## JK
// cpu_pl
module  cpu_pl (
  input clk,
  input rst,
  output [7:0] imem_addr,
  input [31:0] imem_data,
  output [7:0] mem_req_addr,
  output mem_req_rw,
  output mem_req_valid,
  output [127:0] mem_data_write,
  input [127:0] mem_data_read,
  input mem_ready,
  output [7:0] io_addr,
  output [31:0] io_dout,
  output io_we,
  input [31:0] io_din
);
make LEC_CHECK=0 ABC_AREA=0 CAP_MARGIN=20 CORE_ASPECT_RATIO=1.34 CORE_MARGIN=3 CORE_UTILIZATION=31 GPL_ROUTABILITY_DRIVEN=1 GPL_TIMING_DRIVEN=0 PLACE_DENSITY_LB_ADDON=0.1 SETUP_SLACK_MARGIN=0.81 SLEW_MARGIN=15 TNS_END_PERCENT=35 finish   # period 6.56 ns
run.sh (not shown) runs the stock make flow with config.mk's settings and CLKGATE_MAP_FILE=.
| JK | all stages done | FAIL | setup timing |
#### Input delta (MS over JK)
Settings: removing CORE_ASPECT_RATIO (formerly 1.34); changing TNS_END_PERCENT from 35 to 5; changing CORE_UTILIZATION from 31 to 72; removing PLACE_DENSITY_LB_ADDON (formerly 0.1); changing CORE_MARGIN from 3 to 2; removing ABC_AREA (formerly 0); setting CTS_CLUSTER_SIZE to 99 for the first time; changing SETUP_SLACK_MARGIN from 0.81 to 1.55; removing GPL_ROUTABILITY_DRIVEN (formerly 1); changing SLEW_MARGIN from 15 to 20; setting CTS_CLUSTER_DIAMETER to 363 for the first time; removing GPL_TIMING_DRIVEN (formerly 0); changing the clock period (ns, I/O delays scaled along) from 6.56 to 5.18.
## What came out
- For MS, the flow was terminated by a tool error in global routing (5_1_grt) and produced no final design.
- Comparing MS with JK, the total I/O pin count came out essentially unchanged.
- [compare] base=JK new=MS: die width now sits lower, die area now sits lower.
--- input diff MS..AL ---
Settings: clearing SETUP_SLACK_MARGIN, which used to be 1.55; clearing CTS_CLUSTER_SIZE, which used to be 99; clearing TNS_END_PERCENT, which used to be 5; clearing CTS_CLUSTER_DIAMETER, which used to be 363; swapping 72 for 57 in CORE_UTILIZATION; swapping 5.18 for 5.13 in the clock period (ns, I/O delays scaled along).
Findings:
The flow completed for AL, but it is not clean: the layout still shows setup timing. Looking at global placer's final weighted congestion, AL sits 3.9% below MS. AL ended with more TritonCTS buffer count than MS. AL vs MS, deepest clock path buffer count went up by 1.


## run 1
cpu_pl again, from the RTL that the note above started with.
export LEC_CHECK = 0
export CAP_MARGIN = 20
export CORE_MARGIN = 2
export CORE_UTILIZATION = 40
export SLEW_MARGIN = 20
create_clock -name core_clock -period 9.1 [get_ports {clk}]
Run 1 did not stop at any stage, and its layout met the timing, design-rule and antenna checks.
Input-level comparison between run 2 and run 1:
- MAX_ROUTING_LAYER: unset -> met4
- SETUP_SLACK_MARGIN: unset -> 0.37
- CORE_UTILIZATION: 40 -> 71
- GPL_TIMING_DRIVEN: unset -> 1
- the clock period (ns, I/O delays scaled along): 9.1 -> 5.88
## What came out
The remaining runs in run 1 and run 2 completed every stage, whereas run 2 halted early. [compare] base=run 1 new=run 2: total clock buffers created by CTS fell 2.5%; chip area from the yosys synthesis statistics essentially unchanged.
diff inputs: run 2 => run 3
- a change of CORE_UTILIZATION from 71 to 40
- a deleted MAX_ROUTING_LAYER that had been met4
- a change of GPL_TIMING_DRIVEN from 1 to 0
- a deleted SETUP_SLACK_MARGIN that had been 0.37
- an added HOLD_SLACK_MARGIN of 0.24
- an added TNS_END_PERCENT of 5
- a change of the clock period (ns, I/O delays scaled along) from 5.88 to 9.5
Results
- Taking run 2 as the reference, in run 3 standard cell area after detailed placement climbed about 1.7%; chip width higher.
- STATUS run=run 3 STAGES=ALL_DONE FINAL_CHECKS=FAILED CAUSE=negative setup slack
- Seen in the log of run 2: GRT-0116 during 5_1_grt, after which the run never completed.
- Die: run 3 bigger than run 2
- Core region area, run 3 vs run 2: up by more than half
- On quantity of gates resized following cts, the higher figure sits with run 2, not run 3.
Relative to run 3, the following input files were edited for run 4:
- an added CELL_PAD_IN_SITES_DETAIL_PLACEMENT of 0
- an added MAX_ROUTING_LAYER of met4
- an added SETUP_SLACK_MARGIN of 2.72
- a change of GPL_TIMING_DRIVEN from 0 to 1
- an added GPL_ROUTABILITY_DRIVEN of 0
- Looking at the reports, run 4 completed the entire flow and the layout it produced met the timing, design-rule and antenna checks.
- When run 4 is measured against run 3, its post-cts gate resize count turns out 79% higher.
- When the final numbers for run 3 and run 4 were put side by side, the final non-filler cell total turned out to be smaller in run 4.
- Combined buffer and inverter count along the critical path in run 4 is 3 above run 3.
- Looking at top layer used by detailed routing, the met4 result is from run 4; the met5 one comes from run 3.
- Sequential power share: run 4 > run 3
- [compare] base=run 3 new=run 4: overall die area essentially unchanged; proportion of final cell area spent on non-clock buffers went down 2.0 points; global-route wire length before repair has decreased.
- Run 4 and run 3 ended up with roughly the same die outline width.
- Status: combined flip-flop and latch cell area parity (run 3, run 4)
- In the flow results for run 3 and run 4, the total design power is larger on run 3.


Starting RTL as in the previous note.
make LEC_CHECK=0 CAP_MARGIN=20 CELL_PAD_IN_SITES_DETAIL_PLACEMENT=0 CORE_MARGIN=2 CORE_UTILIZATION=15 CTS_CLUSTER_DIAMETER=301 GPL_ROUTABILITY_DRIVEN=0 GPL_TIMING_DRIVEN=1 HOLD_SLACK_MARGIN=0.24 MAX_ROUTING_LAYER=met5 MIN_ROUTING_LAYER=met2 PLACE_DENSITY_LB_ADDON=0.02 SETUP_SLACK_MARGIN=2.72 SLEW_MARGIN=20 TNS_END_PERCENT=5 finish   # period 9.5 ns
Change:
Settings changed: CELL_PAD_IN_SITES_DETAIL_PLACEMENT 0 to not set, CORE_UTILIZATION 15 to 72, CTS_CLUSTER_DIAMETER 301 to 254, CTS_CLUSTER_SIZE set to 34, GPL_ROUTABILITY_DRIVEN 0 to not set, GPL_TIMING_DRIVEN 1 to not set, HOLD_SLACK_MARGIN 0.24 to not set, MAX_ROUTING_LAYER met5 to not set, MIN_ROUTING_LAYER met2 to not set, PLACE_DENSITY_LB_ADDON 0.02 to not set, SETUP_SLACK_MARGIN 2.72 to not set, TNS_END_PERCENT 5 to not set.
Clock period 9.5 ns to 6.66 ns, I/O delays scaled along.
What happened:
- The new run stopped in 5_1_grt
- die size fell by 79%
- synthesized area stays the same
- synthesized cell count does not change
Change:
Settings changed: CORE_UTILIZATION 72 to 58, CTS_CLUSTER_DIAMETER 254 to not set, CTS_CLUSTER_SIZE 34 to not set, GPL_TIMING_DRIVEN set to 1, PLACE_DENSITY set to 0.7.
Clock period 6.66 ns to 5.15 ns, I/O delays scaled along.
=> Now the flow finished but failed the layout checks on setup timing. Die area goes up by 24%. Area after synthesis does not change. Synthesized cell count stays the same.
No activity file was given, so power comes from the tool's default toggle rates.
